[design/flow/run.sh]
#!/bin/bash
# the make line also repeats each setting of config.mk as NAME=value (left out here)
make -C /OpenROAD-flow-scripts/flow DESIGN_CONFIG=/design/flow/config.mk WORK_HOME=/design/flow/orfs CLKGATE_MAP_FILE= finish
[design/flow/config.mk]
export PLATFORM = sky130hd
export DESIGN_NAME = LSTM
export DESIGN_NICKNAME = LSTM
export VERILOG_FILES = /design/flow/design.v
export SDC_FILE = /design/flow/constraint.sdc
export NUM_CORES = 4
export LEC_CHECK = 0
export ABC_AREA = 1
export CAP_MARGIN = 20
export CELL_PAD_IN_SITES_DETAIL_PLACEMENT = 0
export CELL_PAD_IN_SITES_GLOBAL_PLACEMENT = 2
export CORE_MARGIN = 2
export CORE_UTILIZATION = 58
export CTS_CLUSTER_DIAMETER = 368
export CTS_CLUSTER_SIZE = 70
export GPL_ROUTABILITY_DRIVEN = 1
export HOLD_SLACK_MARGIN = -0.07
export MIN_ROUTING_LAYER = met1
export SLEW_MARGIN = 20
[design/flow/constraint.sdc]
create_clock -name core_clock -period 77.8 [get_ports {clk}]
set_input_delay 15.5600 -clock core_clock [delete_from_list [all_inputs] [get_ports {clk}]]
set_output_delay 15.5600 -clock core_clock [all_outputs]
set_load 0.01 [all_outputs]
[design/flow/design.v]
module FA(inputA, inputB, outputY, Cin, Cout);
 input inputA;
 input inputB;
 input Cin;
 output Cout;
 output outputY;
 wire c1, c2, c3, a1;
 xor g1(a1, inputA, inputB);
 xor g2(outputY, Cin, a1);
 and g3(c1, inputA,inputB);
 and g4(c2, inputA, Cin);
 and g5(c3, inputB, Cin);
 or  g6(Cout, c1, c2, c3);
endmodule  
module FA8(inputA,inputB,outputY,Cin,Co);
 input [7:0]inputA;
 input [7:0]inputB;
 input Cin;
 output Co;
 output [7:0]outputY;
 wire [6:0]Cout;
FA i1(inputA[0], inputB[0], outputY[0], Cin, Cout[0]);
FA i2(inputA[1], inputB[1], outputY[1], Cout[0], Cout[1]);
FA i3(inputA[2], inputB[2], outputY[2], Cout[1], Cout[2]);
FA i4(inputA[3], inputB[3], outputY[3], Cout[2], Cout[3]);
FA i5(inputA[4], inputB[4], outputY[4], Cout[3], Cout[4]);
FA i6(inputA[5], inputB[5], outputY[5], Cout[4], Cout[5]);
FA i7(inputA[6], inputB[6], outputY[6], Cout[5], Cout[6]);
FA i8(inputA[7], inputB[7], outputY[7], Cout[6], Co);
endmodule
module mult8 (out, a, b);
	output [7:0] out;
	input  [7:0] a;
	input  [7:0] b;
        wire  [15:0] out1;
	assign out1 = a * b;
        assign out=out1[11:4];
endmodule
module SigmoidROM(out, add, CS, read);
output[7:0] out;
input[7:0] add;
input CS,read;
reg [7:0] out;
reg [7:0] rom;
always @(*)
begin
case(add)
8'd0: rom = 8'd255;
8'd1: rom = 8'd254;
8'd2: rom = 8'd253;
8'd3: rom = 8'd252;
8'd4: rom = 8'd251;
8'd5: rom = 8'd250;
8'd6: rom = 8'd249;
8'd7: rom = 8'd248;
8'd8: rom = 8'd247;
8'd9: rom = 8'd246;
8'd10: rom = 8'd245;
8'd11: rom = 8'd244;
8'd12: rom = 8'd243;
8'd13: rom = 8'd242;
8'd14: rom = 8'd241;
8'd15: rom = 8'd240;
8'd16: rom = 8'd239;
8'd17: rom = 8'd238;
8'd18: rom = 8'd237;
8'd19: rom = 8'd236;
8'd20: rom = 8'd235;
8'd21: rom = 8'd234;
8'd22: rom = 8'd233;
8'd23: rom = 8'd232;
8'd24: rom = 8'd231;
8'd25: rom = 8'd230;
8'd26: rom = 8'd229;
8'd27: rom = 8'd228;
8'd28: rom = 8'd227;
8'd29: rom = 8'd226;
8'd30: rom = 8'd225;
8'd31: rom = 8'd224;
8'd32: rom = 8'd223;
8'd33: rom = 8'd222;
8'd34: rom = 8'd221;
8'd35: rom = 8'd220;
8'd36: rom = 8'd219;
8'd37: rom = 8'd218;
8'd38: rom = 8'd217;
8'd39: rom = 8'd216;
8'd40: rom = 8'd215;
8'd41: rom = 8'd214;
8'd42: rom = 8'd213;
8'd43: rom = 8'd212;
8'd44: rom = 8'd211;
8'd45: rom = 8'd210;
8'd46: rom = 8'd209;
8'd47: rom = 8'd208;
8'd48: rom = 8'd207;
8'd49: rom = 8'd206;
8'd50: rom = 8'd205;
8'd51: rom = 8'd204;
8'd52: rom = 8'd203;
8'd53: rom = 8'd202;
8'd54: rom = 8'd201;
8'd55: rom = 8'd200;
8'd56: rom = 8'd199;
8'd57: rom = 8'd198;
8'd58: rom = 8'd197;
8'd59: rom = 8'd196;
8'd60: rom = 8'd195;
8'd61: rom = 8'd194;
8'd62: rom = 8'd193;
8'd63: rom = 8'd192;
8'd64: rom = 8'd191;
8'd65: rom = 8'd190;
8'd66: rom = 8'd189;
8'd67: rom = 8'd188;
8'd68: rom = 8'd187;
8'd69: rom = 8'd186;
8'd70: rom = 8'd185;
8'd71: rom = 8'd184;
8'd72: rom = 8'd183;
8'd73: rom = 8'd182;
8'd74: rom = 8'd181;
8'd75: rom = 8'd180;
8'd76: rom = 8'd179;
8'd77: rom = 8'd178;
8'd78: rom = 8'd177;
8'd79: rom = 8'd176;
8'd80: rom = 8'd175;
8'd81: rom = 8'd174;
8'd82: rom = 8'd173;
8'd83: rom = 8'd172;
8'd84: rom = 8'd171;
8'd85: rom = 8'd170;
8'd86: rom = 8'd169;
8'd87: rom = 8'd168;
8'd88: rom = 8'd167;
8'd89: rom = 8'd166;
8'd90: rom = 8'd165;
8'd91: rom = 8'd164;
8'd92: rom = 8'd163;
8'd93: rom = 8'd162;
8'd94: rom = 8'd161;
8'd95: rom = 8'd160;
8'd96: rom = 8'd159;
8'd97: rom = 8'd158;
8'd98: rom = 8'd157;
8'd99: rom = 8'd156;
8'd100: rom = 8'd155;
8'd101: rom = 8'd154;
8'd102: rom = 8'd153;
8'd103: rom = 8'd152;
8'd104: rom = 8'd151;
8'd105: rom = 8'd150;
8'd106: rom = 8'd149;
8'd107: rom = 8'd148;
8'd108: rom = 8'd147;
8'd109: rom = 8'd146;
8'd110: rom = 8'd145;
8'd111: rom = 8'd144;
8'd112: rom = 8'd143;
8'd113: rom = 8'd142;
8'd114: rom = 8'd141;
8'd115: rom = 8'd140;
8'd116: rom = 8'd139;
8'd117: rom = 8'd138;
8'd118: rom = 8'd137;
8'd119: rom = 8'd136;
8'd120: rom = 8'd135;
8'd121: rom = 8'd134;
8'd122: rom = 8'd133;
8'd123: rom = 8'd132;
8'd124: rom = 8'd131;
8'd125: rom = 8'd130;
8'd126: rom = 8'd129;
8'd127: rom = 8'd128;
8'd128: rom = 8'd127;
8'd129: rom = 8'd126;
8'd130: rom = 8'd125;
8'd131: rom = 8'd124;
8'd132: rom = 8'd123;
8'd133: rom = 8'd122;
8'd134: rom = 8'd121;
8'd135: rom = 8'd120;
8'd136: rom = 8'd119;
8'd137: rom = 8'd118;
8'd138: rom = 8'd117;
8'd139: rom = 8'd116;
8'd140: rom = 8'd115;
8'd141: rom = 8'd114;
8'd142: rom = 8'd113;
8'd143: rom = 8'd112;
8'd144: rom = 8'd111;
8'd145: rom = 8'd110;
8'd146: rom = 8'd109;
8'd147: rom = 8'd108;
8'd148: rom = 8'd107;
8'd149: rom = 8'd106;
8'd150: rom = 8'd105;
8'd151: rom = 8'd104;
8'd152: rom = 8'd103;
8'd153: rom = 8'd102;
8'd154: rom = 8'd101;
8'd155: rom = 8'd100;
8'd156: rom = 8'd99;
8'd157: rom = 8'd98;
8'd158: rom = 8'd97;
8'd159: rom = 8'd96;
8'd160: rom = 8'd95;
8'd161: rom = 8'd94;
8'd162: rom = 8'd93;
8'd163: rom = 8'd92;
8'd164: rom = 8'd91;
8'd165: rom = 8'd90;
8'd166: rom = 8'd89;
8'd167: rom = 8'd88;
8'd168: rom = 8'd87;
8'd169: rom = 8'd86;
8'd170: rom = 8'd85;
8'd171: rom = 8'd84;
8'd172: rom = 8'd83;
8'd173: rom = 8'd82;
8'd174: rom = 8'd81;
8'd175: rom = 8'd80;
8'd176: rom = 8'd79;
8'd177: rom = 8'd78;
8'd178: rom = 8'd77;
8'd179: rom = 8'd76;
8'd180: rom = 8'd75;
8'd181: rom = 8'd74;
8'd182: rom = 8'd73;
8'd183: rom = 8'd72;
8'd184: rom = 8'd71;
8'd185: rom = 8'd70;
8'd186: rom = 8'd69;
8'd187: rom = 8'd68;
8'd188: rom = 8'd67;
8'd189: rom = 8'd66;
8'd190: rom = 8'd65;
8'd191: rom = 8'd64;
8'd192: rom = 8'd63;
8'd193: rom = 8'd62;
8'd194: rom = 8'd61;
8'd195: rom = 8'd60;
8'd196: rom = 8'd59;
8'd197: rom = 8'd58;
8'd198: rom = 8'd57;
8'd199: rom = 8'd56;
8'd200: rom = 8'd55;
8'd201: rom = 8'd54;
8'd202: rom = 8'd53;
8'd203: rom = 8'd52;
8'd204: rom = 8'd51;
8'd205: rom = 8'd50;
8'd206: rom = 8'd49;
8'd207: rom = 8'd48;
8'd208: rom = 8'd47;
8'd209: rom = 8'd46;
8'd210: rom = 8'd45;
8'd211: rom = 8'd44;
8'd212: rom = 8'd43;
8'd213: rom = 8'd42;
8'd214: rom = 8'd41;
8'd215: rom = 8'd40;
8'd216: rom = 8'd39;
8'd217: rom = 8'd38;
8'd218: rom = 8'd37;
8'd219: rom = 8'd36;
8'd220: rom = 8'd35;
8'd221: rom = 8'd34;
8'd222: rom = 8'd33;
8'd223: rom = 8'd32;
8'd224: rom = 8'd31;
8'd225: rom = 8'd30;
8'd226: rom = 8'd29;
8'd227: rom = 8'd28;
8'd228: rom = 8'd27;
8'd229: rom = 8'd26;
8'd230: rom = 8'd25;
8'd231: rom = 8'd24;
8'd232: rom = 8'd23;
8'd233: rom = 8'd22;
8'd234: rom = 8'd21;
8'd235: rom = 8'd20;
8'd236: rom = 8'd19;
8'd237: rom = 8'd18;
8'd238: rom = 8'd17;
8'd239: rom = 8'd16;
8'd240: rom = 8'd15;
8'd241: rom = 8'd14;
8'd242: rom = 8'd13;
8'd243: rom = 8'd12;
8'd244: rom = 8'd11;
8'd245: rom = 8'd10;
8'd246: rom = 8'd9;
8'd247: rom = 8'd8;
8'd248: rom = 8'd7;
8'd249: rom = 8'd6;
8'd250: rom = 8'd5;
8'd251: rom = 8'd4;
8'd252: rom = 8'd3;
8'd253: rom = 8'd2;
8'd254: rom = 8'd1;
8'd255: rom = 8'd0;
default: rom = 8'd0;
endcase
end
always @(posedge CS)
begin
if(read==1)
out<=rom;
else
out<=0;
end
endmodule
module LSTM(clk, Of, En, Ci, Cip, In, Ui, Uf, Uk, Uo, Wi, Wk, Wf, Wo, Vo, Bi, Bo, Bf, Bk, PrevH, Cout, Hout);
 input clk, En, Cip; 
 input [7:0] In, Ci, Ui, Uf, Uk;
 input [7:0] Uo, Wi, Wk, Wf, Wo;
 input [7:0] Vo, Bi, Bo, Bf, Bk;
 input [7:0]           PrevH;
 output [7:0] Cout, Hout;
 output Of;
 wire [7:0] m1, m2, m3, m4;
 wire [7:0] m5, m7, m8;
 wire [7:0] m9, m10, m11, m12;
 wire [7:0] m13, m14, m15, m16;
 wire [7:0] i1, f1, k1, o1;
 wire [7:0] It, Ft, Kt, t1;
 wire [10:0] Cin;
 mult8 ins1(m1, In, Wi); 
 mult8 ins2(m2, PrevH, Ui);
 FA8   ins3(m1, m2, m3, Cip, Cin[0]);
 FA8   ins4(m3, Bi, i1,Cin[0], Cin[1]);
 SigmoidROM sg1(It, i1, clk, En);
 mult8 ins5(m4, In, Wf); 
 mult8 ins6(t1, In, Wf);
 FA8   ins7(t1, m4, m5, Cin[1], Cin[2]);
 FA8   ins8(t1, Bi, f1, Cin[2], Cin[3]);
 SigmoidROM sg2(Ft, f1, clk, En);
 mult8 ins9(m7, In, Wk); 
 mult8 ins10(m8, PrevH, Uk);
 FA8   ins11(m7, m8, m9, Cin[3], Cin[4]);
 FA8   ins12(m9, Bk, k1, Cin[4], Cin[5]);
 SigmoidROM sg3(Kt, k1, clk, En);
 FA8   ins13(It, Kt, m10,Cin[5], Cin[6]);
 FA8   ins14(Ft, Ci, m11, Cin[6], Cin[7]);
 FA8   ins15(m10, m11, Cout, Cin[7], Cin[8]);
 mult8 ins16(m12, In, Wo); 
 mult8 ins17(m13, PrevH, Uo);
 mult8 ins18(m14, Ci, Vo);
 FA8   ins19(m12, m13, m15, Cin[8], Cin[9]);
 FA8   ins21(m14, Bo, m16, Cin[9], Cin[10]);
 FA8   ins22(m16, m15, o1, Cin[10], Of);
 SigmoidROM sg4(Hout, o1, clk, En);
 endmodule
==> results of run 1 <==
==> reports/qor.txt, run 1 <==
Full die area: 30800 um2
Ys async rst share: 0
Cell total in the yosys stat output: 2377
Placeable Area: 28900 um2
Synth cell count leaders: sky130_fd_sc_hd__inv_1, sky130_fd_sc_hd__nand2_1, sky130_fd_sc_hd__fa_1
Synthesized chip area reported by yosys: 17100 um2
Stopped at: global placement without I/O
Number of flip-flops and latches in the synthesized netlist: 32
Die y size: 176 um
First error: [ERROR GPL-0301] Utilization 108.728 % exceeds 100%.
Area share of xor/xnor cells in the synthesized design: 0.0236
Synthesized instance count: 2377
Synthesized area: 17100 um2
Post-synth area hogs: sky130_fd_sc_hd__fa_1, sky130_fd_sc_hd__inv_1, sky130_fd_sc_hd__nand2_1
Width of the die: 176 um
Dominant combinational family: adder cells
Yosys warns: 1
Nets in the synthesized netlist: 3003
Core Rows: 62
Avg Inst Size Synth: 7.18 um2
Main flop type: sky130_fd_sc_hd__dfxtp_1
Area fraction in mux cells: 0
Top-count cell post-synth: sky130_fd_sc_hd__inv_1
Count of cell types in the netlist: 34
Library cell occupying the most area in the post-synthesis netlist: sky130_fd_sc_hd__fa_1
Fraction of the core area occupied by cells at floorplan: 0.592
Area fraction in and, or, nand and nor cells after synthesis: 0.216
Number of enable-type register cells in the synthesized netlist: 0
Top-area cell share: 0.393
Run status: did not finish
Adders+Majority by Area: 0.510
Compound-cell area share of the yosys netlist: 0.0219
Sequential-to-total area share from yosys stat: 0.0375
==> run 2, diff against run 1 <==
ABC_AREA = default   (was 1)
CAP_MARGIN = 15   (was 20)
CELL_PAD_IN_SITES_DETAIL_PLACEMENT = default   (was 0)
CELL_PAD_IN_SITES_GLOBAL_PLACEMENT = 1   (was 2)
CORE_ASPECT_RATIO = 1.03   (was default)
CORE_MARGIN = 5   (was 2)
CORE_UTILIZATION = 69   (was 58)
CTS_CLUSTER_DIAMETER = 246   (was 368)
CTS_CLUSTER_SIZE = default   (was 70)
GPL_ROUTABILITY_DRIVEN = 0   (was 1)
GPL_TIMING_DRIVEN = 0   (was default)
HOLD_SLACK_MARGIN = 0.14   (was -0.07)
MIN_ROUTING_LAYER = default   (was met1)
PLACE_DENSITY_LB_ADDON = 0.12   (was default)
SETUP_SLACK_MARGIN = 2.0   (was default)
clock period = 39.2 ns   (was 77.8 ns; I/O delays follow)
==> run 2 against run 1 <==
The run fails in global placement; area after synthesis is 8.1% lower; die size is 16% lower; synthesized cell count is 26% lower.
==> reports/qor.txt, run 2 <==
Run status: did not finish
Stopped at: global placement
First error: [ERROR FLW-0024] Place density exceeds 1.0 (current PLACE_DENSITY_LB_ADDON =  0.12). Please check if the value of  PLACE_DENSITY_LB_ADDON is between 0 and 0.99.
Width of the die: 159 um
Placeable Area: 22600 um2
Synth cell count leaders: sky130_fd_sc_hd__inv_1, sky130_fd_sc_hd__fa_1, sky130_fd_sc_hd__and2_1
Core Rows: 56
Avg Inst Size Synth: 8.94 um2
Synthesized chip area reported by yosys: 15700 um2
Compound-cell area share of the yosys netlist: 0.0487
Yosys warns: 1
Dominant combinational family: adder cells
Adders+Majority by Area: 0.555
Die y size: 163 um
Area fraction in and, or, nand and nor cells after synthesis: 0.184
Nets in the synthesized netlist: 2381
Area fraction in mux cells: 0
Main flop type: sky130_fd_sc_hd__dfxtp_1
Library cell occupying the most area in the post-synthesis netlist: sky130_fd_sc_hd__fa_1
Post-synth area hogs: sky130_fd_sc_hd__fa_1, sky130_fd_sc_hd__ha_1, sky130_fd_sc_hd__and2_1
Ys async rst share: 0
Top-count cell post-synth: sky130_fd_sc_hd__inv_1
Number of flip-flops and latches in the synthesized netlist: 32
I/O pin count: 148
Count of cell types in the netlist: 40
Sequential-to-total area share from yosys stat: 0.0408
Area share of xor/xnor cells in the synthesized design: 0.0631
Top-area cell share: 0.427
Fraction of the core area occupied by cells at floorplan: 0.696
Synthesized instance count: 1755
Number of enable-type register cells in the synthesized netlist: 0
Full die area: 25900 um2
Cell total in the yosys stat output: 1755
Synthesized area: 15700 um2
==> run 3, diff against run 2 <==
ABC_AREA = 1   (was default)
CAP_MARGIN = 20   (was 15)
CELL_PAD_IN_SITES_GLOBAL_PLACEMENT = default   (was 1)
CORE_ASPECT_RATIO = default   (was 1.03)
CORE_MARGIN = 2   (was 5)
CORE_UTILIZATION = 72   (was 69)
CTS_CLUSTER_DIAMETER = default   (was 246)
GPL_ROUTABILITY_DRIVEN = default   (was 0)
GPL_TIMING_DRIVEN = default   (was 0)
HOLD_SLACK_MARGIN = default   (was 0.14)
PLACE_DENSITY_LB_ADDON = default   (was 0.12)
SETUP_SLACK_MARGIN = default   (was 2.0)
clock period = 31.9 ns   (was 39.2 ns; I/O delays follow)
==> run 3 against run 2 <==
Now fails the layout checks on setup timing; die size is 3.5% lower; area after synthesis rose by 8.8%; synthesized cell count increased by 35%.
==> reports/qor.txt, run 3 <==
Type of element launching the critical path: input pin
Cells on Worst Hold Path: 8
Final period util: 1.19
Core Rows: 56
Nets in the synthesized netlist: 3003
Worst Min Path Start: sg2.out[7]
Most congested layer reported by global routing: met2
Longest Clk Path Bufs: 2
Placeable Area: 23400 um2
Met1 track demand over resource in global routing: 0.440
Final setup slack of the worst path: -6.04 ns
Total Wirelength: 41500 um
Pin count of the biggest net entering global routing: 27
Dominant combinational family: adder cells
Synthesized area: 17100 um2
DR pass1 iterations: 6
Run status: failed layout checks
Clock network latency to the later pin of the worst-skew pair: 0.29 ns
Synthesized instance count: 2377
GRT Util Overall: 0.358
Fraction of the core area occupied by cells at floorplan: 0.730
Fin. max-slew vios: 0
Top-area cell share: 0.393
Area share of xor/xnor cells in the synthesized design: 0.0236
Main flop type: sky130_fd_sc_hd__dfxtp_1
CTS Root Buffer Type: sky130_fd_sc_hd__clkbuf_16
Area fraction in and, or, nand and nor cells after synthesis: 0.216
Endpoint type of the worst setup path: primary output
Via/cell ratio: 5.18
DRC violation count after routing: 0
Synth cell count leaders: sky130_fd_sc_hd__inv_1, sky130_fd_sc_hd__nand2_1, sky130_fd_sc_hd__fa_1
Number of nets with antenna violations after routing: 0
Hold Path Sink: sg4.out[1]
Worst hold-check path type: flop to flop
CTS clock-pin slew for the worst setup and hold paths: 0.06 ns
Synthesized chip area reported by yosys: 17100 um2
Setup violations, final: 1
Critical-path maximum fanout: 6
Antenna violations before repair: 0
Levels on crit path: 99
Worst path most repeated cell: sky130_fd_sc_hd__fa_2
Final routed wire length divided by cell count: 14.4 um
I/O pin count: 148
Shortest clock period the worst path allows after layout: 37.94 ns
Type of the setup path with the least slack: input pin to primary output
Detailed Route Iter0 Violations: 1044
Crit path arrival time: 31.56 ns
Adders+Majority by Area: 0.510
Number of enable-type register cells in the synthesized netlist: 0
Worst endpoint required time: 25.52 ns
Layout checks that failed: setup timing
Nets: 3193
Slowest library cell on the worst path: sky130_fd_sc_hd__fa_1
Grt total ovfl: 0
Reported max-cap violation count: 0
Critical Path End: Of
Yosys warns: 1
H-tree levels: 2
Reg2Reg Launch Point: sg1.out[0]
Number of antenna diodes: 0
Slack of the worst reg-to-reg path: 15.95 ns
Via count of the first global-routing pass: 16300
Unrepaired setup endpoints after global routing: true
TritonCTS clock tree: yes
Placed cell area: 19600 um2
Top-count cell post-synth: sky130_fd_sc_hd__inv_1
Sequential-to-total area share from yosys stat: 0.0375
Cell total in the yosys stat output: 2377
Startpoint of the most critical setup path: Wf[2]
Total CTS buffers: 5
Final Hold Slack: 1.60 ns
Number of flip-flops and latches in the synthesized netlist: 32
Ys async rst share: 0
Vias after detailed routing: 15000
Count of cell types in the netlist: 34
Number of buffers added on ports: 131
Delay of the slowest cell on the worst path: 0.57 ns
Met3 demand-to-capacity share in global routing: 0.0397
Category of cells accounting for the largest share of critical-path delay: adder cells
Design area: 19800 um2
Total count of hold-check failures in the final report: 0
Worst-margin pin slew: 0.467 ns
Area fraction in mux cells: 0
GR Layer Usage met2: 0.657
Width of the die: 158 um
Post-synth area hogs: sky130_fd_sc_hd__fa_1, sky130_fd_sc_hd__inv_1, sky130_fd_sc_hd__nand2_1
Die y size: 158 um
Total number of warnings across the stage logs: 47
Compound-cell area share of the yosys netlist: 0.0219
Avg Inst Size Synth: 7.18 um2
Library cell occupying the most area in the post-synthesis netlist: sky130_fd_sc_hd__fa_1
Timing-limited maximum frequency: 0.0264 GHz
Wire length of the first global-routing pass: 71900 um
Max transition margin: 0.687
Buffers & Inverters on Critical Path: 16
Cts-stage hold buffer count: 0
Reg2reg path depth: 57
Number of sinks driven by the clock tree: 32
Full die area: 25000 um2
Detail Placement HPWL: 35100 um
Relative area change from synthesis to final layout: 15.7%
Aggregate negative setup slack: -6.04 ns
Endpoint of the most critical register-to-register path: sg4.out[7]
Final Wtd Congestion: 0.885
Final clock skew: 0.00774 ns
## run 3: per-layer routing
metal  vias up  share of wire  wire length, um
met3       126          0.060             2510
li1       7080              -                -
met1      7211           0.40            16400
met4         0          0.031             1290
met2       538           0.51            21300
met5         -              0                0
## run 3: final cells by class
| cell class | instances | area [um2] |
|---|---|---|
| multi-input combinational | 1500 | 13400 |
| fill | 1523 | 3640 |
| inverter | 758 | 2850 |
| timing repair buffer | 270 | 2300 |
| sequential | 32 | 641 |
| tap | 319 | 399 |
| clock buffer | 5 | 125 |
| clock inverter | 3 | 42.5 |
## run 3: through the flow
stage,setup slack [ns],utilization,cells
after floorplan,-4.97,-,2377
after global placement,-6.43,0.838,2878
after detailed placement,-7.00,0.838,2878
after CTS,-6.26,0.845,2886
after global routing,-6.68,0.844,2887
final,-6.04,0.844,2887
## run 3: timing repair
item / in CTS / in global routing
buffers inserted: 0 / 1
resized: 48 / 27
endpoints found under the setup margin: 4 / 4
pin swaps: 14 / 23
==> run 4, diff against run 3 <==
ABC_AREA = default   (was 1)
CELL_PAD_IN_SITES_DETAIL_PLACEMENT = 2   (was default)
CELL_PAD_IN_SITES_GLOBAL_PLACEMENT = 0   (was default)
CORE_UTILIZATION = 66   (was 72)
CTS_CLUSTER_DIAMETER = 325   (was default)
GPL_ROUTABILITY_DRIVEN = 0   (was default)
GPL_TIMING_DRIVEN = 1   (was default)
HOLD_SLACK_MARGIN = 0.26   (was default)
PLACE_DENSITY = 0.64   (was default)
SETUP_SLACK_MARGIN = 5.0   (was default)
clock period = 76.6 ns   (was 31.9 ns; I/O delays follow)
==> run 4 against run 3 <==
The run now fails in detailed placement; area after synthesis is 8.1% lower; synthesized cell count is 26% lower; die size is 0.27% higher.
==> reports/qor.txt, run 4 <==
Ys async rst share: 0
Compound-cell area share of the yosys netlist: 0.0487
Full die area: 25000 um2
Library cell occupying the most area in the post-synthesis netlist: sky130_fd_sc_hd__fa_1
Synthesized instance count: 1755
Post-synth area hogs: sky130_fd_sc_hd__fa_1, sky130_fd_sc_hd__ha_1, sky130_fd_sc_hd__and2_1
Adders+Majority by Area: 0.555
Count of cell types in the netlist: 40
Width of the die: 158 um
Top-area cell share: 0.427
Main flop type: sky130_fd_sc_hd__dfxtp_1
Top-count cell post-synth: sky130_fd_sc_hd__inv_1
Synth cell count leaders: sky130_fd_sc_hd__inv_1, sky130_fd_sc_hd__fa_1, sky130_fd_sc_hd__and2_1
Dominant combinational family: adder cells
Die y size: 158 um
Area share of xor/xnor cells in the synthesized design: 0.0631
Yosys warns: 1
Area fraction in and, or, nand and nor cells after synthesis: 0.184
Avg Inst Size Synth: 8.94 um2
Sequential-to-total area share from yosys stat: 0.0408
Core Rows: 56
Placeable Area: 23400 um2
Fraction of the core area occupied by cells at floorplan: 0.671
Number of flip-flops and latches in the synthesized netlist: 32
Synthesized chip area reported by yosys: 15700 um2
Number of enable-type register cells in the synthesized netlist: 0
I/O pin count: 148
Nets in the synthesized netlist: 2381
Area fraction in mux cells: 0
Run status: did not finish
Stopped at: detailed placement
Synthesized area: 15700 um2
Cell total in the yosys stat output: 1755
First error: [ERROR DPL-0033] detailed placement checks failed during check placement.
Number of buffers added on ports: 131
-- run 4: per-stage QoR --
step              setup WS, ns  instances  hold WS, ns  cell area (um2)
floorplan                19.28       1755         1.39            15700
global placement         17.22       2171         1.50            17300
==> run 5, diff against run 4 <==
CELL_PAD_IN_SITES_DETAIL_PLACEMENT = default   (was 2)
CELL_PAD_IN_SITES_GLOBAL_PLACEMENT = default   (was 0)
CORE_UTILIZATION = 50   (was 66)
CTS_CLUSTER_DIAMETER = default   (was 325)
CTS_CLUSTER_SIZE = 97   (was default)
GPL_ROUTABILITY_DRIVEN = default   (was 0)
GPL_TIMING_DRIVEN = default   (was 1)
HOLD_SLACK_MARGIN = default   (was 0.26)
PLACE_DENSITY = default   (was 0.64)
SETUP_SLACK_MARGIN = default   (was 5.0)
clock period = 37.7 ns   (was 76.6 ns; I/O delays follow)
==> run 5 against run 4 <==
Area after synthesis did not move; synthesized cell count did not move; die size rose by 31%; the layout now fails its checks (setup timing).
==> reports/qor.txt, run 5 <==
Top-area cell share: 0.427
Final period util: 1.07
Synth cell count leaders: sky130_fd_sc_hd__inv_1, sky130_fd_sc_hd__fa_1, sky130_fd_sc_hd__and2_1
Worst Min Path Start: sg2.out[7]
H-tree levels: 2
Die y size: 181 um
Buffers & Inverters on Critical Path: 14
Fraction of the core area occupied by cells at floorplan: 0.510
Core Rows: 64
Fin. max-slew vios: 0
Nets: 2565
Number of buffers added on ports: 131
Sequential-to-total area share from yosys stat: 0.0408
Yosys warns: 1
Wire length of the first global-routing pass: 63300 um
Type of element launching the critical path: input pin
Timing-limited maximum frequency: 0.0248 GHz
Grt total ovfl: 0
GRT Util Overall: 0.236
Nets in the synthesized netlist: 2381
Share of the core filled with cells: 0.599
Filler Cells Inserted: 2792
Placed cell area: 18200 um2
Setup violations, final: 1
Aggregate negative setup slack: -2.64 ns
Design area: 18400 um2
Antenna violations before repair: 1
Slowest library cell on the worst path: sky130_fd_sc_hd__fa_1
Category of cells accounting for the largest share of critical-path delay: adder cells
Area fraction in mux cells: 0
Reg2Reg Launch Point: sg1.out[0]
I/O pin count: 148
Post-synth area hogs: sky130_fd_sc_hd__fa_1, sky130_fd_sc_hd__ha_1, sky130_fd_sc_hd__and2_1
Setup Slack @ Placement: -3.83 ns
Final Hold Slack: 1.55 ns
Final Wtd Congestion: 0.849
Critical Path End: Of
Longest Clk Path Bufs: 2
Total CTS buffers: 5
Relative area change from synthesis to final layout: 17.4%
Number of sinks driven by the clock tree: 32
Layout checks that failed: setup timing
Via count of the first global-routing pass: 13200
Via/cell ratio: 4.99
Number of enable-type register cells in the synthesized netlist: 0
Number of flip-flops and latches in the synthesized netlist: 32
Unrepaired setup endpoints after global routing: true
Run status: failed layout checks
Top-count cell post-synth: sky130_fd_sc_hd__inv_1
Number of nets with antenna violations after routing: 0
Worst endpoint required time: 30.16 ns
Detailed Route Iter0 Violations: 345
Ys async rst share: 0
Delay of the slowest cell on the worst path: 0.50 ns
Levels on crit path: 96
Total Wirelength: 35700 um
Slack of the worst reg-to-reg path: 21.84 ns
Count of cell types in the netlist: 40
Library cell occupying the most area in the post-synthesis netlist: sky130_fd_sc_hd__fa_1
Final routed wire length divided by cell count: 15.3 um
Synthesized area: 15700 um2
Final setup slack of the worst path: -2.64 ns
Cts-stage hold buffer count: 0
Area fraction in and, or, nand and nor cells after synthesis: 0.184
Hold Path Sink: sg4.out[0]
Endpoint of the most critical register-to-register path: sg4.out[7]
Max transition margin: 0.422
Pin count of the biggest net entering global routing: 33
Worst path most repeated cell: sky130_fd_sc_hd__fa_2
Storage cell area: 641 um2
Total count of hold-check failures in the final report: 0
Placeable Area: 30700 um2
Cell total in the yosys stat output: 1755
Full die area: 32800 um2
DRC violation count after routing: 0
Dominant combinational family: adder cells
Crit path arrival time: 32.80 ns
Startpoint of the most critical setup path: In[7]
Cells on Worst Hold Path: 7
Adders+Majority by Area: 0.555
Logic cell area: 13600 um2
Synthesized instance count: 1755
Total number of warnings across the stage logs: 45
Critical-path maximum fanout: 2
Synthesized chip area reported by yosys: 15700 um2
Reg2reg path depth: 56
Worst-margin pin slew: 0.864 ns
Type of the setup path with the least slack: input pin to primary output
TritonCTS clock tree: yes
CTS clock-pin slew for the worst setup and hold paths: 0.05 ns
Avg Inst Size Synth: 8.94 um2
Main flop type: sky130_fd_sc_hd__dfxtp_1
Reported max-cap violation count: 0
Width of the die: 181 um
Shortest clock period the worst path allows after layout: 40.34 ns
CTS Root Buffer Type: sky130_fd_sc_hd__clkbuf_16
DR pass1 iterations: 5
Worst hold-check path type: flop to flop
Endpoint type of the worst setup path: primary output
Vias after detailed routing: 11700
Final clock skew: 0.00661 ns
Detail Placement HPWL: 30800 um
Clock network latency to the later pin of the worst-skew pair: 0.28 ns
Area share of xor/xnor cells in the synthesized design: 0.0631
Compound-cell area share of the yosys netlist: 0.0487
==> run 5: stage by stage <==
step	std cells
floorplan	1755
global placement	2327
detailed placement	2327
CTS	2336
global route	2337
finish	2337
==> run 5: timing repair <==
action,4_1_cts,5_1_grt
pin swaps,25,1
buffers inserted,1,0
endpoints found under the hold margin,0,0
resized,60,1
setup endpoints to repair,1,1
==> run 5: area by class of cell <==
type                    instances  area share
inverters                     397      0.0809
flip-flops and latches         32      0.0348
repair buffers                226       0.109
diodes                          1    0.000136
multi-input cells            1277       0.739
clock buffers                   7     0.00828
clock inverters                 1     0.00163
well taps                     396      0.0269
==> run 5: routing by layer <==
metal / vias up / wire length, um / global-route usage
li1: 5591 / - / -
met1: 5849 / 16400 / 0.321
met2: 189 / 17500 / 0.420
met3: 21 / 1330 / 0.0206
met4: 0 / 426 / 0.0332
met5: - / 0 / 0
==> run 6, diff against run 5 <==
CORE_UTILIZATION = 71   (was 50)
CTS_CLUSTER_SIZE = 99   (was 97)
clock period = 63.1 ns   (was 37.7 ns; I/O delays follow)
==> run 6 against run 5 <==
Now clean on timing, DRC and antenna; critical path depth up 3; utilization is 20 points higher; via count rose by 1.3%; worst setup slack better by 11 ns; critical endpoint unchanged; sequential share of layout area grew 0.21 points; largest cell class unchanged; critical path type unchanged; cell area shrank 5.6%.
==> reports/qor.txt, run 6 <==
Endpoint of the most critical register-to-register path: sg4.out[7]
Length of routed met3 wiring: 1840 um
Worst endpoint required time: 50.48 ns
Nets: 2483
Worst Min Path Start: sg2.out[7]
Core Rows: 54
Full die area: 23300 um2
Pin count of the biggest net entering global routing: 34
Top-count cell post-synth: sky130_fd_sc_hd__inv_1
DRC violation count after routing: 0
Via count of the first global-routing pass: 12900
Tally of non-filler cells in the final layout: 2138
Logic cell area: 13300 um2
Reg2reg path depth: 56
Synthesized instance count: 1755
Adders+Majority by Area: 0.555
Vias after detailed routing: 11800
Synthesized chip area reported by yosys: 15700 um2
Sequential-to-total area share from yosys stat: 0.0408
Type of the setup path with the least slack: input pin to primary output
Type of element launching the critical path: input pin
Unrepaired setup endpoints after global routing: false
Delay of the slowest cell on the worst path: 0.52 ns
Synthesized area: 15700 um2
Main flop type: sky130_fd_sc_hd__dfxtp_1
Area fraction in and, or, nand and nor cells after synthesis: 0.184
Number of setup buffers added after CTS: 0
Top-area cell share: 0.427
Placeable Area: 21800 um2
Storage cell area: 641 um2
Ys async rst share: 0
Area fraction in mux cells: 0
Number of buffers added on ports: 131
Yosys warns: 1
Buffers & Inverters on Critical Path: 16
Cts-stage hold buffer count: 0
Count of cell types in the netlist: 40
Startpoint of the most critical setup path: In[1]
Aggregate negative setup slack: 0 ns
CTS resizes: 0
Final routed wire length divided by cell count: 16.1 um
Nets in the synthesized netlist: 2381
Critical-path maximum fanout: 33
Cells on Worst Hold Path: 7
Detail Placement HPWL: 28200 um
Width of the die: 153 um
Detailed Route Iter0 Violations: 492
GRT Util Overall: 0.316
Slowest library cell on the worst path: sky130_fd_sc_hd__clkdlybuf4s50_1
Final period util: 0.862
Relative area change from synthesis to final layout: 10.9%
Total number of warnings across the stage logs: 44
Crit path arrival time: 41.76 ns
Total CTS buffers: 5
Fraction of the core area occupied by cells at floorplan: 0.721
Compound-cell area share of the yosys netlist: 0.0487
Dominant combinational family: adder cells
Die y size: 153 um
TritonCTS clock tree: yes
Worst-margin pin slew: 0.913 ns
Endpoint type of the worst setup path: primary output
Longest Clk Path Bufs: 2
Routed met2 length: 18000 um
Worst hold-check path type: flop to flop
Reg2Reg Launch Point: sg1.out[0]
Grt total ovfl: 0
DR pass1 iterations: 4
Reported max-cap violation count: 0
Avg Inst Size Synth: 8.94 um2
Category of cells accounting for the largest share of critical-path delay: adder cells
Number of nets with antenna violations after routing: 0
Number of flip-flops and latches in the synthesized netlist: 32
Timing-limited maximum frequency: 0.0184 GHz
Wire length on met1: 13900 um
Top routing layer in use: met4
Clock network latency to the later pin of the worst-skew pair: 0.27 ns
H-tree levels: 2
Antenna violations before repair: 0
Number of antenna diodes: 0
Max transition margin: 0.389
Filler Cells Inserted: 1504
Total count of hold-check failures in the final report: 0
Slack of the worst reg-to-reg path: 45.09 ns
Final Wtd Congestion: 0.868
Critical Path End: Of
Worst path most repeated cell: sky130_fd_sc_hd__fa_1
Number of enable-type register cells in the synthesized netlist: 0
Synth cell count leaders: sky130_fd_sc_hd__inv_1, sky130_fd_sc_hd__fa_1, sky130_fd_sc_hd__and2_1
Number of placed instances, taps included: 2130
I/O pin count: 148
Final clock skew: 0.00533 ns
Levels on crit path: 99
Total Wirelength: 34500 um
Setup violations, final: 0
Run status: finished clean
Number of sinks driven by the clock tree: 32
Library cell occupying the most area in the post-synthesis netlist: sky130_fd_sc_hd__fa_1
Post-synth area hogs: sky130_fd_sc_hd__fa_1, sky130_fd_sc_hd__ha_1, sky130_fd_sc_hd__and2_1
Wire length of the first global-routing pass: 60300 um
Via/cell ratio: 5.52
Area share of xor/xnor cells in the synthesized design: 0.0631
Fin. max-slew vios: 0
Cell total in the yosys stat output: 1755
CTS clock-pin slew for the worst setup and hold paths: 0.05 ns
CTS Root Buffer Type: sky130_fd_sc_hd__clkbuf_16
Shortest clock period the worst path allows after layout: 54.38 ns
Hold Path Sink: sg4.out[0]
-- run 6: layout make-up --
type                       count  area share
clock buffer                   6     0.00741
clock inverter                 2     0.00201
inverter                     397      0.0856
multi-input combinational   1277       0.767
sequential                    32      0.0368
tap                          280      0.0201
timing repair buffer         144      0.0810
-- run 6: layer usage --
metal	vias to the layer above	GRT usage
met3	52	0.0361
met5	-	0
met1	5989	0.404
met2	330	0.582
met4	0	0.0666
li1	5431	-
-- run 6: stage by stage --
stage	hold WS, ns	util	worst slack (ns)	cell area, um2
final	1.54	0.800	8.72	17400
after floorplan	1.39	-	11.18	15700
after detailed placement	1.52	0.792	8.79	17200
after CTS	1.56	0.800	8.61	17400
after global routing	1.64	0.800	7.35	17400
after global placement	1.47	0.792	9.21	17200
==> run 7, diff against run 6 <==
ABC_AREA = 1   (was default)
CAP_MARGIN = 5   (was 20)
CELL_PAD_IN_SITES_DETAIL_PLACEMENT = 0   (was default)
CELL_PAD_IN_SITES_GLOBAL_PLACEMENT = 0   (was default)
CORE_UTILIZATION = 72   (was 71)
CTS_CLUSTER_DIAMETER = 231   (was default)
CTS_CLUSTER_SIZE = 44   (was 99)
GPL_ROUTABILITY_DRIVEN = 1   (was default)
HOLD_SLACK_MARGIN = -0.07   (was default)
MIN_ROUTING_LAYER = met1   (was default)
TNS_END_PERCENT = 35   (was default)
clock period = 31.1 ns   (was 63.1 ns; I/O delays follow)
==> run 7 against run 6 <==
The layout now fails its checks (setup timing); utilization is 4.4 points higher; clock skew rose by 0.00070 ns; critical path depth did not move; register-to-register slack got worse by 30 ns; flip-flop count did not move; worst setup slack worse by 15 ns.
==> reports/qor.txt, run 7 <==
Layout checks that failed: setup timing
Slack of the worst reg-to-reg path: 15.09 ns
Number of antenna diodes: 0
Filler Cells Inserted: 1520
Hold Path Sink: sg4.out[1]
TritonCTS clock tree: yes
Synth cell count leaders: sky130_fd_sc_hd__inv_1, sky130_fd_sc_hd__nand2_1, sky130_fd_sc_hd__fa_1
Width of the die: 158 um
Final setup slack of the worst path: -6.56 ns
Library cell occupying the most area in the post-synthesis netlist: sky130_fd_sc_hd__fa_1
Synthesized area: 17100 um2
Final period util: 1.21
Shortest clock period the worst path allows after layout: 37.66 ns
Synthesized chip area reported by yosys: 17100 um2
Crit path arrival time: 31.44 ns
Number of setup buffers added after CTS: 0
Slowest library cell on the worst path: sky130_fd_sc_hd__fa_1
Worst-margin pin slew: 0.489 ns
Setup violations, final: 2
Area share of xor/xnor cells in the synthesized design: 0.0236
Critical-path maximum fanout: 8
Critical Path End: Of
GRT Util Overall: 0.362
I/O pin count: 148
Final routed wire length divided by cell count: 14.6 um
Number of flip-flops and latches in the synthesized netlist: 32
Full die area: 25000 um2
Run status: failed layout checks
Via/cell ratio: 5.22
Number of nets with antenna violations after routing: 0
Number of buffers added on ports: 131
Pin count of the biggest net entering global routing: 27
Dominant combinational family: adder cells
H-tree levels: 2
Worst endpoint required time: 24.88 ns
Count of cell types in the netlist: 34
Number of sinks driven by the clock tree: 32
Placeable Area: 23400 um2
Compound-cell area share of the yosys netlist: 0.0219
Cell total in the yosys stat output: 2377
Unrepaired setup endpoints after global routing: true
Area fraction in mux cells: 0
Delay of the slowest cell on the worst path: 0.54 ns
Total Wirelength: 42100 um
Via count of the first global-routing pass: 16300
Worst path most repeated cell: sky130_fd_sc_hd__fa_2
Post-synth area hogs: sky130_fd_sc_hd__fa_1, sky130_fd_sc_hd__inv_1, sky130_fd_sc_hd__nand2_1
Top-area cell share: 0.393
DR pass1 iterations: 7
Number of enable-type register cells in the synthesized netlist: 0
Final clock skew: 0.00603 ns
Total number of warnings across the stage logs: 48
Antenna violations before repair: 0
CTS clock-pin slew for the worst setup and hold paths: 0.06 ns
Grt total ovfl: 0
Final Hold Slack: 1.58 ns
Nets in the synthesized netlist: 3003
Max transition margin: 0.673
Total CTS buffers: 5
Main flop type: sky130_fd_sc_hd__dfxtp_1
Fin. max-slew vios: 0
Sequential-to-total area share from yosys stat: 0.0375
Area fraction in and, or, nand and nor cells after synthesis: 0.216
Cts-stage hold buffer count: 0
Reported max-cap violation count: 0
Endpoint type of the worst setup path: primary output
Levels on crit path: 99
Placed cell area: 19600 um2
Top-count cell post-synth: sky130_fd_sc_hd__inv_1
Nets: 3194
Ys async rst share: 0
Core Rows: 56
DRC violation count after routing: 0
Cells on Worst Hold Path: 8
Category of cells accounting for the largest share of critical-path delay: adder cells
Fraction of the core area occupied by cells at floorplan: 0.730
Wire length of the first global-routing pass: 72200 um
Longest Clk Path Bufs: 2
Detailed Route Iter0 Violations: 1057
Type of the setup path with the least slack: input pin to primary output
Reg2Reg Launch Point: sg1.out[0]
Synthesized instance count: 2377
Yosys warns: 1
Startpoint of the most critical setup path: Wf[3]
CTS Root Buffer Type: sky130_fd_sc_hd__clkbuf_16
Detail Placement HPWL: 35000 um
Share of the core filled with cells: 0.844
Worst hold-check path type: flop to flop
Timing-limited maximum frequency: 0.0266 GHz
Worst Min Path Start: sg2.out[7]
Buffers & Inverters on Critical Path: 16
Vias after detailed routing: 15100
Clock network latency to the later pin of the worst-skew pair: 0.28 ns
Design area: 19800 um2
Adders+Majority by Area: 0.510
Final Wtd Congestion: 0.895
Total count of hold-check failures in the final report: 0
Avg Inst Size Synth: 7.18 um2
Endpoint of the most critical register-to-register path: sg4.out[7]
Tally of non-filler cells in the final layout: 2888
Relative area change from synthesis to final layout: 15.7%
Reg2reg path depth: 57
Type of element launching the critical path: input pin
Number of placed instances, taps included: 2880
Die y size: 158 um
[run 7: area by class of cell]
| cell class | instances | area [um2] | area share |
|---|---|---|---|
| clock buffers | 6 | 129 | 0.00652 |
| clock inverters | 2 | 35.0 | 0.00177 |
| inverters | 758 | 2850 | 0.144 |
| multi-input cells | 1500 | 13400 | 0.678 |
| flip-flops and latches | 32 | 641 | 0.0324 |
| well taps | 319 | 399 | 0.0202 |
| repair buffers | 271 | 2310 | 0.117 |
[run 7: per-layer routing]
metal,track usage,vias up,routed length [um]
met3,0.0397,141,2900
met2,0.662,594,21500
li1,-,7082,-
met1,0.440,7263,16100
met4,0.134,0,1550
met5,0,-,0
[run 7: timing repair]
item,CTS,global route
setup endpoints to repair,8,7
pin swaps,14,18
resized,45,32
[run 7: through the flow]
stage	setup TNS, ns	worst slack, ns
final	-6.71	-6.56
after CTS	-6.94	-6.68
after detailed placement	-11.48	-7.45
after floorplan	-5.45	-5.45
after global placement	-8.18	-6.90
after global routing	-8.77	-7.26
==> run 8, diff against run 7 <==
CAP_MARGIN = 20   (was 5)
CELL_PAD_IN_SITES_DETAIL_PLACEMENT = default   (was 0)
CELL_PAD_IN_SITES_GLOBAL_PLACEMENT = default   (was 0)
CORE_UTILIZATION = 71   (was 72)
CTS_CLUSTER_DIAMETER = 225   (was 231)
CTS_CLUSTER_SIZE = 33   (was 44)
GPL_ROUTABILITY_DRIVEN = default   (was 1)
HOLD_SLACK_MARGIN = default   (was -0.07)
MAX_ROUTING_LAYER = met4   (was default)
MIN_ROUTING_LAYER = default   (was met1)
TNS_END_PERCENT = 5   (was 35)
clock period = 29.8 ns   (was 31.1 ns; I/O delays follow)
==> run 8 against run 7 <==
The layout still fails its checks (setup timing); worst hold slack improved by 0.0041 ns; global-route usage is 0.12 points higher; register-to-register slack got worse by 1.2 ns; count of clock-buffer cells in the layout unchanged; final cell count fell by 0.10%; die size grew 1.4%; sequential share of layout area hardly changed; synthesized cell count did not move; cell area is 0.11% higher.
==> reports/qor.txt, run 8 <==
Hold Path Sink: sg4.out[1]
Fraction of the core area occupied by cells at floorplan: 0.725
Ys async rst share: 0
Via count of the first global-routing pass: 16400
TritonCTS clock tree: yes
Startpoint of the most critical setup path: In[7]
Die y size: 159 um
Number of sinks driven by the clock tree: 32
Synth cell count leaders: sky130_fd_sc_hd__inv_1, sky130_fd_sc_hd__nand2_1, sky130_fd_sc_hd__fa_1
Synthesized area: 17100 um2
Longest Clk Path Bufs: 2
Count of cell types in the netlist: 34
Type of element launching the critical path: input pin
Final clock skew: 0.00677 ns
Antenna violations before repair: 0
Final setup slack of the worst path: -7.34 ns
Worst endpoint required time: 23.84 ns
Avg Inst Size Synth: 7.18 um2
Post-synth area hogs: sky130_fd_sc_hd__fa_1, sky130_fd_sc_hd__inv_1, sky130_fd_sc_hd__nand2_1
Layout checks that failed: setup timing
Worst path most repeated cell: sky130_fd_sc_hd__fa_2
Wire length of the first global-routing pass: 73200 um
Worst hold-check path type: flop to flop
Fin. max-slew vios: 0
Detailed Route Iter0 Violations: 1020
Nets: 3191
H-tree levels: 2
Detail Placement HPWL: 35700 um
Clock network latency to the later pin of the worst-skew pair: 0.28 ns
Levels on crit path: 99
Synthesized instance count: 2377
Number of antenna diodes: 0
Slack of the worst reg-to-reg path: 13.94 ns
Yosys warns: 1
Timing-limited maximum frequency: 0.0269 GHz
Number of setup buffers added after CTS: 0
Run status: failed layout checks
Category of cells accounting for the largest share of critical-path delay: adder cells
Max transition margin: 0.673
Shortest clock period the worst path allows after layout: 37.14 ns
Type of the setup path with the least slack: input pin to primary output
Pin count of the biggest net entering global routing: 27
Number of flip-flops and latches in the synthesized netlist: 32
GRT Util Overall: 0.363
Endpoint type of the worst setup path: primary output
Nets in the synthesized netlist: 3003
Vias after detailed routing: 15000
Main flop type: sky130_fd_sc_hd__dfxtp_1
Final Wtd Congestion: 0.908
Share of the core filled with cells: 0.840
Buffers & Inverters on Critical Path: 16
Relative area change from synthesis to final layout: 15.8%
Synthesized chip area reported by yosys: 17100 um2
Area share of xor/xnor cells in the synthesized design: 0.0236
Compound-cell area share of the yosys netlist: 0.0219
Number of buffers added on ports: 131
Total number of warnings across the stage logs: 47
Filler Cells Inserted: 1548
DRC violation count after routing: 0
Total CTS buffers: 5
Crit path arrival time: 31.18 ns
Cell total in the yosys stat output: 2377
Area fraction in and, or, nand and nor cells after synthesis: 0.216
Placeable Area: 23500 um2
Full die area: 25300 um2
Total count of hold-check failures in the final report: 0
Cts-stage hold buffer count: 0
Top-count cell post-synth: sky130_fd_sc_hd__inv_1
Grt total ovfl: 0
Final routed wire length divided by cell count: 14.6 um
Sequential-to-total area share from yosys stat: 0.0375
Critical-path maximum fanout: 2
Critical Path End: Of
DR pass1 iterations: 6
Reported max-cap violation count: 0
Worst-margin pin slew: 0.489 ns
Cells on Worst Hold Path: 8
Worst Min Path Start: sg2.out[7]
Setup violations, final: 7
Reg2Reg Launch Point: sg1.out[0]
CTS clock-pin slew for the worst setup and hold paths: 0.05 ns
Number of enable-type register cells in the synthesized netlist: 0
Library cell occupying the most area in the post-synthesis netlist: sky130_fd_sc_hd__fa_1
Total Wirelength: 42000 um
Final period util: 1.25
Endpoint of the most critical register-to-register path: sg4.out[7]
Slowest library cell on the worst path: sky130_fd_sc_hd__fa_1
Area fraction in mux cells: 0
Delay of the slowest cell on the worst path: 0.56 ns
Adders+Majority by Area: 0.510
Number of nets with antenna violations after routing: 0
Reg2reg path depth: 57
CTS Root Buffer Type: sky130_fd_sc_hd__clkbuf_16
Via/cell ratio: 5.19
I/O pin count: 148
Width of the die: 159 um
Core Rows: 56
Top-area cell share: 0.393
Dominant combinational family: adder cells
Unrepaired setup endpoints after global routing: true
-- run 8: final cells by class --
cell class                      instances  area [um2]  area share
Multi-Input combinational cell       1500       13400       0.678
Sequential cell                        32         641      0.0324
Clock buffer                            6         129     0.00652
Clock inverter                          2        35.0     0.00177
Timing Repair Buffer                  268        2310       0.117
Inverter                              758        2850       0.144
Tap cell                              319         399      0.0202
-- run 8: layer usage --
metal | up-vias | track usage | routed length [um]
met5 | - | - | 0
met4 | 0 | 0.123 | 1350
met3 | 138 | 0.0357 | 2520
li1 | 7080 | - | -
met2 | 542 | 0.643 | 21400
met1 | 7201 | 0.435 | 16700
-- run 8: metrics by stage --
step                      setup WS (ns)  instance area, um2  setup TNS [ns]  hold WS (ns)  std cells
after floorplan                   -6.23               17300           -7.03          1.44       2377
after global placement            -7.71               19600          -16.19          1.52       2877
after detailed placement          -8.28               19600          -23.07          1.57       2877
after CTS                         -7.51               19800          -11.43          1.59       2885
after global routing              -7.89               19800          -15.00          1.64       2885
final                             -7.34               19800          -10.74          1.59       2885
-- run 8: what timing repair did --
item,CTS,global route
gates resized,60,18
pin swaps,28,22
endpoints found under the setup margin,14,12
==> run 9, diff against run 8 <==
CELL_PAD_IN_SITES_DETAIL_PLACEMENT = 0   (was default)
CELL_PAD_IN_SITES_GLOBAL_PLACEMENT = 2   (was default)
CORE_UTILIZATION = 58   (was 71)
CTS_CLUSTER_DIAMETER = 368   (was 225)
CTS_CLUSTER_SIZE = 70   (was 33)
GPL_ROUTABILITY_DRIVEN = 1   (was default)
HOLD_SLACK_MARGIN = -0.07   (was default)
MAX_ROUTING_LAYER = default   (was met4)
MIN_ROUTING_LAYER = met1   (was default)
TNS_END_PERCENT = default   (was 5)
clock period = 56.2 ns   (was 29.8 ns; I/O delays follow)
==> run 9 against run 8 <==
The flow now stops in global placement without I/O; synthesized cell count stayed put; area after synthesis unchanged; die size rose by 22%.
==> reports/qor.txt, run 9 <==
Run status: did not finish
Stopped at: global placement without I/O
First error: [ERROR GPL-0301] Utilization 108.728 % exceeds 100%.
Area share of xor/xnor cells in the synthesized design: 0.0236
Placeable Area: 28900 um2
Ys async rst share: 0
Count of cell types in the netlist: 34
Synth cell count leaders: sky130_fd_sc_hd__inv_1, sky130_fd_sc_hd__nand2_1, sky130_fd_sc_hd__fa_1
Synthesized chip area reported by yosys: 17100 um2
Die y size: 176 um
Area fraction in and, or, nand and nor cells after synthesis: 0.216
Top-count cell post-synth: sky130_fd_sc_hd__inv_1
Fraction of the core area occupied by cells at floorplan: 0.592
Nets in the synthesized netlist: 3003
Adders+Majority by Area: 0.510
Number of flip-flops and latches in the synthesized netlist: 32
Width of the die: 176 um
Full die area: 30800 um2
Yosys warns: 1
Avg Inst Size Synth: 7.18 um2
Sequential-to-total area share from yosys stat: 0.0375
Synthesized area: 17100 um2
Compound-cell area share of the yosys netlist: 0.0219
Core Rows: 62
Number of enable-type register cells in the synthesized netlist: 0
Area fraction in mux cells: 0
Cell total in the yosys stat output: 2377
Library cell occupying the most area in the post-synthesis netlist: sky130_fd_sc_hd__fa_1
Post-synth area hogs: sky130_fd_sc_hd__fa_1, sky130_fd_sc_hd__inv_1, sky130_fd_sc_hd__nand2_1
Top-area cell share: 0.393
Dominant combinational family: adder cells
Synthesized instance count: 2377
Main flop type: sky130_fd_sc_hd__dfxtp_1
==> run 10, diff against run 9 <==
CELL_PAD_IN_SITES_DETAIL_PLACEMENT = default   (was 0)
CELL_PAD_IN_SITES_GLOBAL_PLACEMENT = default   (was 2)
CORE_UTILIZATION = 71   (was 58)
CTS_CLUSTER_DIAMETER = 189   (was 368)
CTS_CLUSTER_SIZE = 37   (was 70)
GPL_ROUTABILITY_DRIVEN = default   (was 1)
HOLD_SLACK_MARGIN = -0.08   (was -0.07)
MIN_ROUTING_LAYER = default   (was met1)
SETUP_SLACK_MARGIN = 4.53   (was default)
clock period = 36.9 ns   (was 56.2 ns; I/O delays follow)
==> run 10 against run 9 <==
Now fails the layout checks on setup timing; synthesized cell count did not move; area after synthesis did not move; die size fell by 18%.
==> reports/qor.txt, run 10 <==
Run status: failed layout checks
Layout checks that failed: setup timing
Setup violations, final: 1
Slowest library cell on the worst path: sky130_fd_sc_hd__fa_1
Antenna violations before repair: 0
Synthesized instance count: 2377
Ys async rst share: 0
Longest Clk Path Bufs: 2
Synthesized chip area reported by yosys: 17100 um2
Via/cell ratio: 5.13
Nets: 3186
CTS clock-pin slew for the worst setup and hold paths: 0.05 ns
Sequential-to-total area share from yosys stat: 0.0375
Total count of hold-check failures in the final report: 0
Width of the die: 159 um
Number of antenna diodes: 0
Compound-cell area share of the yosys netlist: 0.0219
Filler Cells Inserted: 1552
Crit path arrival time: 32.38 ns
Detailed Route Iter0 Violations: 917
Final Wtd Congestion: 0.908
Wire length of the first global-routing pass: 71400 um
CTS Root Buffer Type: sky130_fd_sc_hd__clkbuf_16
Reported max-cap violation count: 0
Final period util: 1.08
Cells on Worst Hold Path: 8
Total number of warnings across the stage logs: 47
Shortest clock period the worst path allows after layout: 39.76 ns
Final clock skew: 0.00819 ns
Delay of the slowest cell on the worst path: 0.57 ns
Count of cell types in the netlist: 34
Clock network latency to the later pin of the worst-skew pair: 0.28 ns
Post-synth area hogs: sky130_fd_sc_hd__fa_1, sky130_fd_sc_hd__inv_1, sky130_fd_sc_hd__nand2_1
Type of the setup path with the least slack: input pin to primary output
Worst endpoint required time: 29.52 ns
GRT Util Overall: 0.340
Core Rows: 56
Library cell occupying the most area in the post-synthesis netlist: sky130_fd_sc_hd__fa_1
Final setup slack of the worst path: -2.86 ns
Top-count cell post-synth: sky130_fd_sc_hd__inv_1
DRC violation count after routing: 0
Main flop type: sky130_fd_sc_hd__dfxtp_1
Number of placed instances, taps included: 2869
H-tree levels: 2
Synth cell count leaders: sky130_fd_sc_hd__inv_1, sky130_fd_sc_hd__nand2_1, sky130_fd_sc_hd__fa_1
Pin count of the biggest net entering global routing: 26
Unrepaired setup endpoints after global routing: true
Area share of xor/xnor cells in the synthesized design: 0.0236
Startpoint of the most critical setup path: In[4]
Critical Path End: Of
TritonCTS clock tree: yes
Slack of the worst reg-to-reg path: 21.01 ns
Grt total ovfl: 0
Worst path most repeated cell: sky130_fd_sc_hd__fa_2
Number of flip-flops and latches in the synthesized netlist: 32
Number of buffers added on ports: 131
Share of the core filled with cells: 0.840
Tally of non-filler cells in the final layout: 2880
Total CTS buffers: 5
Buffers & Inverters on Critical Path: 17
Endpoint type of the worst setup path: primary output
Levels on crit path: 100
Relative area change from synthesis to final layout: 15.8%
I/O pin count: 148
Vias after detailed routing: 14800
Worst hold-check path type: flop to flop
Yosys warns: 1
Critical-path maximum fanout: 6
Logic cell area: 13500 um2
Cell total in the yosys stat output: 2377
Storage cell area: 641 um2
Placeable Area: 23500 um2
Area fraction in mux cells: 0
Timing-limited maximum frequency: 0.0252 GHz
Area fraction in and, or, nand and nor cells after synthesis: 0.216
Fin. max-slew vios: 0
Worst Min Path Start: sg2.out[7]
Worst-margin pin slew: 0.453 ns
Final routed wire length divided by cell count: 14.1 um
DR pass1 iterations: 6
Reg2reg path depth: 57
Via count of the first global-routing pass: 16300
Fraction of the core area occupied by cells at floorplan: 0.725
Category of cells accounting for the largest share of critical-path delay: adder cells
Synthesized area: 17100 um2
Full die area: 25300 um2
Number of sinks driven by the clock tree: 32
Top-area cell share: 0.393
Reg2Reg Launch Point: sg1.out[0]
Cts-stage hold buffer count: 0
Type of element launching the critical path: input pin
Detail Placement HPWL: 34800 um
Final Hold Slack: 1.64 ns
Avg Inst Size Synth: 7.18 um2
Number of nets with antenna violations after routing: 0
Number of enable-type register cells in the synthesized netlist: 0
Dominant combinational family: adder cells
Endpoint of the most critical register-to-register path: sg4.out[7]
Max transition margin: 0.697
Adders+Majority by Area: 0.510
Total Wirelength: 40700 um
Nets in the synthesized netlist: 3003
Hold Path Sink: sg4.out[1]
Die y size: 159 um
-- run 10: cell type report --
class / count / share of cell area
Tap cell: 319 / 0.0202
Sequential cell: 32 / 0.0324
Timing Repair Buffer: 263 / 0.114
Multi-Input combinational cell: 1500 / 0.681
Clock buffer: 6 / 0.00652
Clock inverter: 2 / 0.00177
Inverter: 758 / 0.144
-- run 10: routing by layer --
metal	part of all wire	GRT usage	vias up	wire, um
met3	0.063	0.0380	98	2560
met1	0.39	0.414	7134	15800
met4	0.031	0.110	0	1260
li1	-	-	7075	-
met5	0	0	-	0
met2	0.52	0.633	468	21100
-- run 10: timing repair --
action	in CTS	in global routing
resized	73	23
setup buffers	3	0
pin swaps	37	10
cloned	0	0
hold endpoints to repair	0	0
endpoints found under the setup margin	10	7
-- run 10: per-stage QoR --
stage                     setup slack [ns]  setup TNS [ns]  instance area [um2]
after detailed placement             -3.90           -3.90                19600
after global routing                 -3.47           -3.47                19800
final                                -2.86           -2.86                19800
after floorplan                      -1.90           -1.90                17400
after CTS                            -3.04           -3.04                19700
after global placement               -3.50           -3.50                19600
==> run 11, diff against run 10 <==
ABC_AREA = default   (was 1)
CAP_MARGIN = 0   (was 20)
CORE_ASPECT_RATIO = 1.06   (was default)
CORE_UTILIZATION = 19   (was 71)
CTS_CLUSTER_DIAMETER = 394   (was 189)
CTS_CLUSTER_SIZE = default   (was 37)
GPL_TIMING_DRIVEN = 0   (was default)
HOLD_SLACK_MARGIN = default   (was -0.08)
MAX_ROUTING_LAYER = met5   (was default)
SETUP_SLACK_MARGIN = -0.86   (was 4.53)
TNS_END_PERCENT = 30   (was default)
clock period = 39.7 ns   (was 36.9 ns; I/O delays follow)
==> run 11 against run 10 <==
The layout still fails its checks (setup timing); worst setup slack improved by 0.88 ns; register-to-register slack better by 2.5 ns; first-iteration DRC count down 64%; clock skew decreased by 0.0015 ns; sequential share of layout area grew 0.14 points; flip-flop count unchanged; critical path depth unchanged.
==> reports/qor.txt, run 11 <==
Final routed wire length divided by cell count: 14.6 um
Number of flip-flops and latches in the synthesized netlist: 32
I/O pin count: 148
Final period util: 1.05
Sequential-to-total area share from yosys stat: 0.0408
Top-area cell share: 0.427
Fin. max-slew vios: 0
Yosys warns: 1
Fraction of the core area occupied by cells at floorplan: 0.192
Area fraction in and, or, nand and nor cells after synthesis: 0.184
Category of cells accounting for the largest share of critical-path delay: adder cells
Buffers & Inverters on Critical Path: 18
Cells on Worst Hold Path: 7
Levels on crit path: 100
Unrepaired setup endpoints after global routing: true
Synthesized chip area reported by yosys: 15700 um2
H-tree levels: 2
Detail Placement HPWL: 38100 um
Worst path most repeated cell: sky130_fd_sc_hd__fa_2
Antenna violations before repair: 17
Shortest clock period the worst path allows after layout: 41.68 ns
Delay of the slowest cell on the worst path: 0.56 ns
Cell total in the yosys stat output: 1755
Pin count of the biggest net entering global routing: 16
CTS Root Buffer Type: sky130_fd_sc_hd__clkbuf_16
Core Rows: 108
Adders+Majority by Area: 0.555
Count of cell types in the netlist: 40
Setup Slack @ Placement: -4.02 ns
Number of nets with antenna violations after routing: 0
Slowest library cell on the worst path: sky130_fd_sc_hd__fa_1
Startpoint of the most critical setup path: In[4]
Timing-limited maximum frequency: 0.0240 GHz
DR pass1 iterations: 4
Worst Min Path Start: sg2.out[7]
Setup violations, final: 1
Number of buffers added on ports: 127
Avg Inst Size Synth: 8.94 um2
Total CTS buffers: 5
Endpoint type of the worst setup path: primary output
Clock network latency to the later pin of the worst-skew pair: 0.28 ns
Longest Clk Path Bufs: 2
Die y size: 300 um
Synth cell count leaders: sky130_fd_sc_hd__inv_1, sky130_fd_sc_hd__fa_1, sky130_fd_sc_hd__and2_1
Final Wtd Congestion: 0.805
Area fraction in mux cells: 0
Compound-cell area share of the yosys netlist: 0.0487
Number of sinks driven by the clock tree: 32
Reported max-cap violation count: 0
Final setup slack of the worst path: -1.98 ns
Final clock skew: 0.00669 ns
Total Wirelength: 43900 um
Endpoint of the most critical register-to-register path: sg4.out[7]
CTS clock-pin slew for the worst setup and hold paths: 0.05 ns
Total number of warnings across the stage logs: 44
Run status: failed layout checks
Layout checks that failed: setup timing
Number of enable-type register cells in the synthesized netlist: 0
Full die area: 84900 um2
Final Hold Slack: 1.58 ns
Vias after detailed routing: 11600
Crit path arrival time: 33.74 ns
Reg2reg path depth: 56
DRC violation count after routing: 0
Slack of the worst reg-to-reg path: 23.52 ns
[run 11: repair_timing]
action | 4_1_cts | 5_1_grt
gates resized | 54 | 16
pin swaps | 8 | 20
buffers inserted | 8 | 2
endpoints found under the setup margin | 1 | 1
[run 11: final cells by class]
type	count	area, um2
Fill cell	8980	63000
Sequential cell	32	641
Clock buffer	5	125
Multi-Input combinational cell	1277	13600
Timing Repair Buffer	136	1340
Inverter	397	1490
Buffer	48	343
Antenna cell	1	2.50
Tap cell	1100	1380
Clock inverter	3	18.8
[run 11: layer usage]
metal | track usage | vias to the layer above | wire length, um
met1 | 0.129 | 5890 | 19000
li1 | - | 5509 | -
met5 | 0 | - | 175
met4 | 0.0188 | 32 | 716
met3 | 0.0206 | 61 | 1800
met2 | 0.194 | 146 | 22300
[run 11: per-stage QoR]
stage	instances	TNS, ns	utilization	instance area (um2)
3_3_place_gp	2982	-3.76	0.227	18600
5_1_grt	2998	-2.99	0.231	18900
6_report	2999	-1.98	0.231	18900
4_1_cts	2997	-2.44	0.231	18900
3_5_place_dp	2982	-4.02	0.227	18600
2_1_floorplan	1755	-0.834	-	15900
